Setup of v53:
==> flow/design.v (excerpt) <==
module cpu_core(
    input clk,
    input rst,
	 output [5:0] pc_out,
	 input [15:0] instr_out,
	 input [15:0] mem_Data_in,
	 output mem_wr,
	 output mem_rd,
	 output [15:0] reg_Data_2,
	 output [5:0] data_mem_address
    );
==> flow/config.mk <==
export PLATFORM = sky130hd
export DESIGN_NAME = cpu_core
export DESIGN_NICKNAME = cpu_core
export VERILOG_FILES = /design/flow/design.v
export SDC_FILE = /design/flow/constraint.sdc
export NUM_CORES = 4
export LEC_CHECK = 0
export ABC_AREA = 1
export CAP_MARGIN = 35
export CELL_PAD_IN_SITES_DETAIL_PLACEMENT = 0
export CELL_PAD_IN_SITES_GLOBAL_PLACEMENT = 1
export CORE_MARGIN = 5
export CORE_UTILIZATION = 66
export CTS_CLUSTER_SIZE = 54
export MIN_ROUTING_LAYER = met2
export SETUP_SLACK_MARGIN = -0.15
export SLEW_MARGIN = 20
export TNS_END_PERCENT = 60
==> flow/constraint.sdc <==
create_clock -name core_clock -period 11.1 [get_ports {clk}]
set_input_delay 2.2200 -clock core_clock [delete_from_list [all_inputs] [get_ports {clk}]]
set_output_delay 2.2200 -clock core_clock [all_outputs]
set_load 0.01 [all_outputs]
run.sh (not shown) runs the stock make flow with config.mk's settings and CLKGATE_MAP_FILE=.
No final results exist for v53, since it was stopped by error GPL-0301 during global placement without I/O (3_1_place_gp_skip_io).
Setup changes, v53 to v25
# v53
export LEC_CHECK = 0
export ABC_AREA = 1
export CAP_MARGIN = 35
export CELL_PAD_IN_SITES_DETAIL_PLACEMENT = 0
export CELL_PAD_IN_SITES_GLOBAL_PLACEMENT = 1
export CORE_MARGIN = 5
export CORE_UTILIZATION = 66
export CTS_CLUSTER_SIZE = 54
export MIN_ROUTING_LAYER = met2
export SETUP_SLACK_MARGIN = -0.15
export SLEW_MARGIN = 20
export TNS_END_PERCENT = 60
create_clock -name core_clock -period 11.1 [get_ports {clk}]
# v25
export LEC_CHECK = 0
export ABC_AREA = 1
export CAP_MARGIN = 20
export CORE_MARGIN = 2
export CORE_UTILIZATION = 69
export CTS_CLUSTER_SIZE = 99
export PLACE_DENSITY = 0.37
export SLEW_MARGIN = 20
export TNS_END_PERCENT = 10
create_clock -name core_clock -period 9.14 [get_ports {clk}]
==> comparison <==
- In v25 the implementation ran to completion but is not tape-out ready, as the final checks report negative setup slack.
- ~same xor and xnor area share after synthesis in v25 and v53
- Width of the die shrinks by a few percent when moving from v53 to v25.
- Diff v25 and v53: standard-cell row count lower in v25
- v53 → v25: die outline height saw a decrease, total die size saw a decrease.
- Compared with v53, placeable core area in v25 decreased by a few percent.
--- input diff v25..v27 ---
# v25
export LEC_CHECK = 0
export ABC_AREA = 1
export CAP_MARGIN = 20
export CORE_MARGIN = 2
export CORE_UTILIZATION = 69
export CTS_CLUSTER_SIZE = 99
export PLACE_DENSITY = 0.37
export SLEW_MARGIN = 20
export TNS_END_PERCENT = 10
create_clock -name core_clock -period 9.14 [get_ports {clk}]
# v27
export LEC_CHECK = 0
export CAP_MARGIN = 20
export CORE_MARGIN = 2
export CORE_UTILIZATION = 70
export CTS_CLUSTER_DIAMETER = 141
export SETUP_SLACK_MARGIN = -0.56
export SLEW_MARGIN = 20
export TNS_END_PERCENT = 5
create_clock -name core_clock -period 7.83 [get_ports {clk}]
==> comparison <==
[v27] flow finished | final checks: failed | reasons: negative setup slack. Comparing v27 and v25, the higher floorplan die area is on v25. v25 -> v27: final routed wirelength across all metal layers increased by a few percent. When v27 is measured against v25, its critical path depth turns out 12 lower. Status: insertion delay at the late pin of the worst-skew pair parity (v25, v27). Taking v25 as the reference, in v27 via count went down by about 7.5%, maximum ir drop on the vdd rail +about 110%.
What v33 does differently from v27 at the input level:
# v27
export LEC_CHECK = 0
export CAP_MARGIN = 20
export CORE_MARGIN = 2
export CORE_UTILIZATION = 70
export CTS_CLUSTER_DIAMETER = 141
export SETUP_SLACK_MARGIN = -0.56
export SLEW_MARGIN = 20
export TNS_END_PERCENT = 5
create_clock -name core_clock -period 7.83 [get_ports {clk}]
# v33
export LEC_CHECK = 0
export CAP_MARGIN = 20
export CORE_MARGIN = 2
export CORE_UTILIZATION = 26
export SLEW_MARGIN = 20
create_clock -name core_clock -period 10.9 [get_ports {clk}]
### Flow results
Per the final summary, v33 finished and its layout is clean on timing, DRC and antenna. Minimum hold slack: v33 vs v27 — no meaningful difference. v33 has fraction of standard cell area in multi-input logic above what v27 had. | worst relative slew slack | v33 vs v27 | better |. v27 → v33: clock latency on the worst-skew pair neither gained nor lost much, least setup slack across all paths after layout picked up an extra 1.10 ns, power lost 36%, cell area lost 6.6%, synthesized area neither gained nor lost much. Looking at initial antenna violation count, v33 sits below v27.


== v16 ==
Starting RTL as in the previous note.
Design cpu_core, start of the top module:
module cpu_core(
    input clk,
    input rst,
	 output [5:0] pc_out,
	 input [15:0] instr_out,
	 input [15:0] mem_Data_in,
	 output mem_wr,
	 output mem_rd,
	 output [15:0] reg_Data_2,
	 output [5:0] data_mem_address
    );
	 wire [5:0] pc_target;
	 Program_Counter pc(clk,	rst,		pc_target,		pc_out);
	 wire  [5:0] pc_next;
	 assign pc_next = pc_out + 1;
	 wire [3:0] opcode,		reg_Rs,		reg_Rt,		reg_Rd;
	 wire [15:0] imm_offset;
	 wire [5:0] j_offset;
	 wire [3:0] jeq_offset;
	 wire [7:0] li_offset;
	 assign opcode 		=		instr_out	[15:12];
	 assign reg_Rd 		=		instr_out	[11:8];
	 assign reg_Rs 		=		instr_out	[7:4];
	 assign reg_Rt 		=		instr_out	[3:0];
	 assign imm_offset 	=		instr_out	[3:0]; 
	 assign li_offset		=		instr_out	[7:0];
	 assign j_offset 		=		instr_out	[5:0];
	 assign jeq_offset   = 		instr_out	[11:8];
	 reg [3:0] reg_Rd_mxd;
	 wire reg_dest;
	 wire [15:0] reg_write_Data, reg_Data_1, reg_Write_D, reg_Write_s1, reg_Write_s2;
	 always @(reg_dest or reg_Rd or reg_Rt) begin
		case(reg_dest)
			1'b0 : reg_Rd_mxd  = reg_Rd;
			1'b1 : reg_Rd_mxd  = reg_Rt;
		endcase
	 end
	 Register_File_main reg_file (clk,		rst,		reg_Rs,		reg_Rt,		reg_Rd_mxd,		reg_wr,		reg_Write_D,		reg_Data_1,		reg_Data_2);
	 wire [2:0] alu_op;
	 wire alu_src, op_jump, op_jeq, op_jr, op_cmp, op_mov, op_li, m2r;
	 Control_Unit cu(opcode,		alu_op,		reg_wr,		reg_dest,		alu_src,		op_jump,		op_jeq,		op_jr,	op_cmp,	op_mov,	op_li, 	mem_rd,		mem_wr,		m2r);
	 wire z_flag, agb, bga;
	 reg [15:0] imm_offset_se;
	 always @ (imm_offset) begin
  ...
Settings: LEC_CHECK=0, CAP_MARGIN=20, CORE_MARGIN=2, CORE_UTILIZATION=69, CTS_CLUSTER_DIAMETER=29, MAX_ROUTING_LAYER=met4, SETUP_SLACK_MARGIN=0.23, SLEW_MARGIN=20; clock period 7.07 ns.
v16 never completed, since it errored out during global routing (5_1_grt).
Relative to v16, the following input files were edited for v14:
diff --git a/flow/config.mk b/flow/config.mk
--- a/flow/config.mk
+++ b/flow/config.mk
@@ -8,7 +8,6 @@
 export CAP_MARGIN = 20
 export CORE_MARGIN = 2
-export CORE_UTILIZATION = 69
+export CORE_UTILIZATION = 68
 export CTS_CLUSTER_DIAMETER = 29
-export MAX_ROUTING_LAYER = met4
-export SETUP_SLACK_MARGIN = 0.23
+export SETUP_SLACK_MARGIN = -0.55
 export SLEW_MARGIN = 20
==> flow/constraint.sdc <==
create_clock -name core_clock -period 7.47 [get_ports {clk}]
set_input_delay 1.4940 -clock core_clock [delete_from_list [all_inputs] [get_ports {clk}]]
set_output_delay 1.4940 -clock core_clock [all_outputs]
set_load 0.01 [all_outputs]
Results
v14 did not finish; the tool stopped in global routing (5_1_grt) with error GRT-0232.
On v14: count of placed standard cells including taps is 0.56% lower than what v16 gave.
Lower number of placement rows goes to v16 over v14.
From v16 to v14, synthesized area did not move at all.
Comparing v16 against v14, there is no change at all in post-synth net total.
Clock buffer count from CTS (higher): v16
[compare] base=v16 new=v14: buffer depth of the longest clock path has remained practically unchanged; floorplan die area went up 1.4%.
Changes in v28 relative to v14:
diff --git a/flow/config.mk b/flow/config.mk
--- a/flow/config.mk
+++ b/flow/config.mk
@@ -8,6 +8,7 @@
 export CAP_MARGIN = 20
 export CORE_MARGIN = 2
-export CORE_UTILIZATION = 68
-export CTS_CLUSTER_DIAMETER = 29
-export SETUP_SLACK_MARGIN = -0.55
+export CORE_UTILIZATION = 40
+export GPL_TIMING_DRIVEN = 0
+export HOLD_SLACK_MARGIN = 0.05
+export PLACE_DENSITY_LB_ADDON = 0.08
 export SLEW_MARGIN = 20
==> flow/constraint.sdc <==
create_clock -name core_clock -period 11.0 [get_ports {clk}]
set_input_delay 2.2000 -clock core_clock [delete_from_list [all_inputs] [get_ports {clk}]]
set_output_delay 2.2000 -clock core_clock [all_outputs]
set_load 0.01 [all_outputs]
Notes after the runs:
- Taking v14 as the reference, in v28 core outline area increased by 23000 µm² relative to the old numbers, number of rows in the core area picked up an extra 20.
- Per the comparison of v28 with v14, xor-xnor portion of the synthesized cell area ~0 delta, instance area at placement -about 8%, cell total after placement +1.6%.
- The flow for v28 finished, though final verification flagged setup timing.
Input-level comparison between v47 and v28:
diff --git a/flow/config.mk b/flow/config.mk
--- a/flow/config.mk
+++ b/flow/config.mk
@@ -8,7 +8,4 @@
 export CAP_MARGIN = 20
 export CORE_MARGIN = 2
-export CORE_UTILIZATION = 40
-export GPL_TIMING_DRIVEN = 0
-export HOLD_SLACK_MARGIN = 0.05
-export PLACE_DENSITY_LB_ADDON = 0.08
+export CORE_UTILIZATION = 9
 export SLEW_MARGIN = 20
==> flow/constraint.sdc <==
create_clock -name core_clock -period 16.8 [get_ports {clk}]
set_input_delay 3.3600 -clock core_clock [delete_from_list [all_inputs] [get_ports {clk}]]
set_output_delay 3.3600 -clock core_clock [all_outputs]
set_load 0.01 [all_outputs]
[summary]
v47 | stages: all done | timing, DRC, antenna: all pass
Delta (v47 minus v28): per-cell via count in the routed design decreased about 47%, layout-stage area growth over the synthesis result up 8.6 points, detailed-route via count went down by 2395, summed area of non-filler cells in the final layout increased by about 7.5% relative to the old numbers, sequential logic power went down 34%.
Changes in v37 relative to v47:
diff --git a/flow/config.mk b/flow/config.mk
--- a/flow/config.mk
+++ b/flow/config.mk
@@ -8,4 +8,7 @@
 export CAP_MARGIN = 20
 export CORE_MARGIN = 2
-export CORE_UTILIZATION = 9
+export CORE_UTILIZATION = 67
+export CTS_CLUSTER_DIAMETER = 30
+export MAX_ROUTING_LAYER = met4
+export SETUP_SLACK_MARGIN = 0.23
 export SLEW_MARGIN = 20
==> flow/constraint.sdc <==
create_clock -name core_clock -period 7.07 [get_ports {clk}]
set_input_delay 1.4140 -clock core_clock [delete_from_list [all_inputs] [get_ports {clk}]]
set_output_delay 1.4140 -clock core_clock [all_outputs]
set_load 0.01 [all_outputs]
Results
- v37 never completed, since it errored out during global routing (5_1_grt).
- Summary of v37 over v47: y dimension of the die went down by about 60%, count of cell types in the netlist was more or less identical, number of buffers created by CTS went up by 20.
- NOTE: number of placement rows in v37 falls short of that of v47


Setup of v9:
cpu_core again, from the RTL that the note above started with.
==> flow/config.mk <==
export PLATFORM = sky130hd
export DESIGN_NAME = cpu_core
export DESIGN_NICKNAME = cpu_core
export VERILOG_FILES = /design/flow/design.v
export SDC_FILE = /design/flow/constraint.sdc
export NUM_CORES = 4
export LEC_CHECK = 0
export ABC_AREA = 1
export CAP_MARGIN = 20
export CORE_MARGIN = 2
export CORE_UTILIZATION = 70
export CTS_CLUSTER_DIAMETER = 259
export CTS_CLUSTER_SIZE = 32
export HOLD_SLACK_MARGIN = 0.29
export SETUP_SLACK_MARGIN = -0.68
export SLEW_MARGIN = 20
==> flow/constraint.sdc <==
create_clock -name core_clock -period 7.38 [get_ports {clk}]
set_input_delay 1.4760 -clock core_clock [delete_from_list [all_inputs] [get_ports {clk}]]
set_output_delay 1.4760 -clock core_clock [all_outputs]
set_load 0.01 [all_outputs]
v9 did not finish; a tool error ended it in global routing (5_1_grt).
[inputs] v45 vs v9
- removing HOLD_SLACK_MARGIN (formerly 0.29)
- changing CTS_CLUSTER_DIAMETER from 259 to 374
- changing CORE_UTILIZATION from 70 to 72
- changing SETUP_SLACK_MARGIN from -0.68 to 0.87
- changing CTS_CLUSTER_SIZE from 32 to 99
- changing the clock period (ns, I/O delays scaled along) from 7.38 to 6.43
==> results <==
Per the comparison of v45 with v9, post-synthesis instance total did not really move; die width fell about 1.4%. v45 did not make it past clock tree synthesis (4_1_cts), where a tool error ended it. Flow for v9 halted at global routing (5_1_grt), error code GRT-0232. Post-placement setup slack in v45 is 0.71 ns lower than in v9. v45 vs. v9: instance count after placement with tap cells included higher, area of the core lost about 2.8%, area after detailed placement rose by about 4.6%. Compared with v9, v45 shows a starting density of the core that is 2.1 points higher. Floorplan die area: v45 vs v9 down 920 µm². From v9 to v45, simple-gate area share of the yosys netlist did not move at all.
Setup changes, v45 to v49
- a change of CTS_CLUSTER_DIAMETER from 374 to 372
- a change of CORE_UTILIZATION from 72 to 64
Notes after the runs:
v49: aborted in global routing (5_1_grt) (tool error)
v49 against v45: die outline width has increased; floorplan net count level.
v45 → v49: chip footprint saw an increase, number of input and output port buffers inserted saw little to no change.
The following lists how v42 was set up differently from v49:
- changing SETUP_SLACK_MARGIN from 0.87 to -0.56
- removing CTS_CLUSTER_DIAMETER (formerly 372)
- removing CTS_CLUSTER_SIZE (formerly 99)
- changing CORE_UTILIZATION from 64 to 65
- removing ABC_AREA (formerly 1)
- changing the clock period (ns, I/O delays scaled along) from 6.43 to 8.67
[summary]
No crash in v42: every stage finished, but the layout fails its final checks due to setup timing. The final reports for v42 and v49 show number of buffers created by CTS higher in the former. Re compound-cell area share of the yosys netlist: v49 was lower than v42. Pre-CTS setup slack is lower on v49. The lower overall die width came out of v42. Count of distinct cell types in the synthesized netlist in v42 vs v49: up about 120%.
Relative to v42, the following input files were edited for v36:
- CORE_UTILIZATION now 68, was 65
- CTS_CLUSTER_DIAMETER now 29, previously not set
- MAX_ROUTING_LAYER now met4, previously not set
- SETUP_SLACK_MARGIN now 0.23, was -0.56
- the clock period (ns, I/O delays scaled along) now 7.07, was 8.67
## What came out
On synthesized area per cell, v42 tracks v36 almost exactly.
Sort v42 and v36 by floorplan row count asc -> top: v36
Die footprint ended up 4.3% lower on v36 than on v42.
As far as synthesized cell count goes, v42 and v36 are indistinguishable; the numbers are identical.
Changes observed in v36 relative to v42: routability-driven placement congestion ratio rose about 9%; share of the synthesized netlist area taken by xor and xnor gates about even; post-CTS setup-driven buffer insertion count rose 54; core utilization before placement rose 2.6 points.
v36 did not finish; a tool error ended it in global routing (5_1_grt).
No activity file was given, so power comes from the tool's default toggle rates.
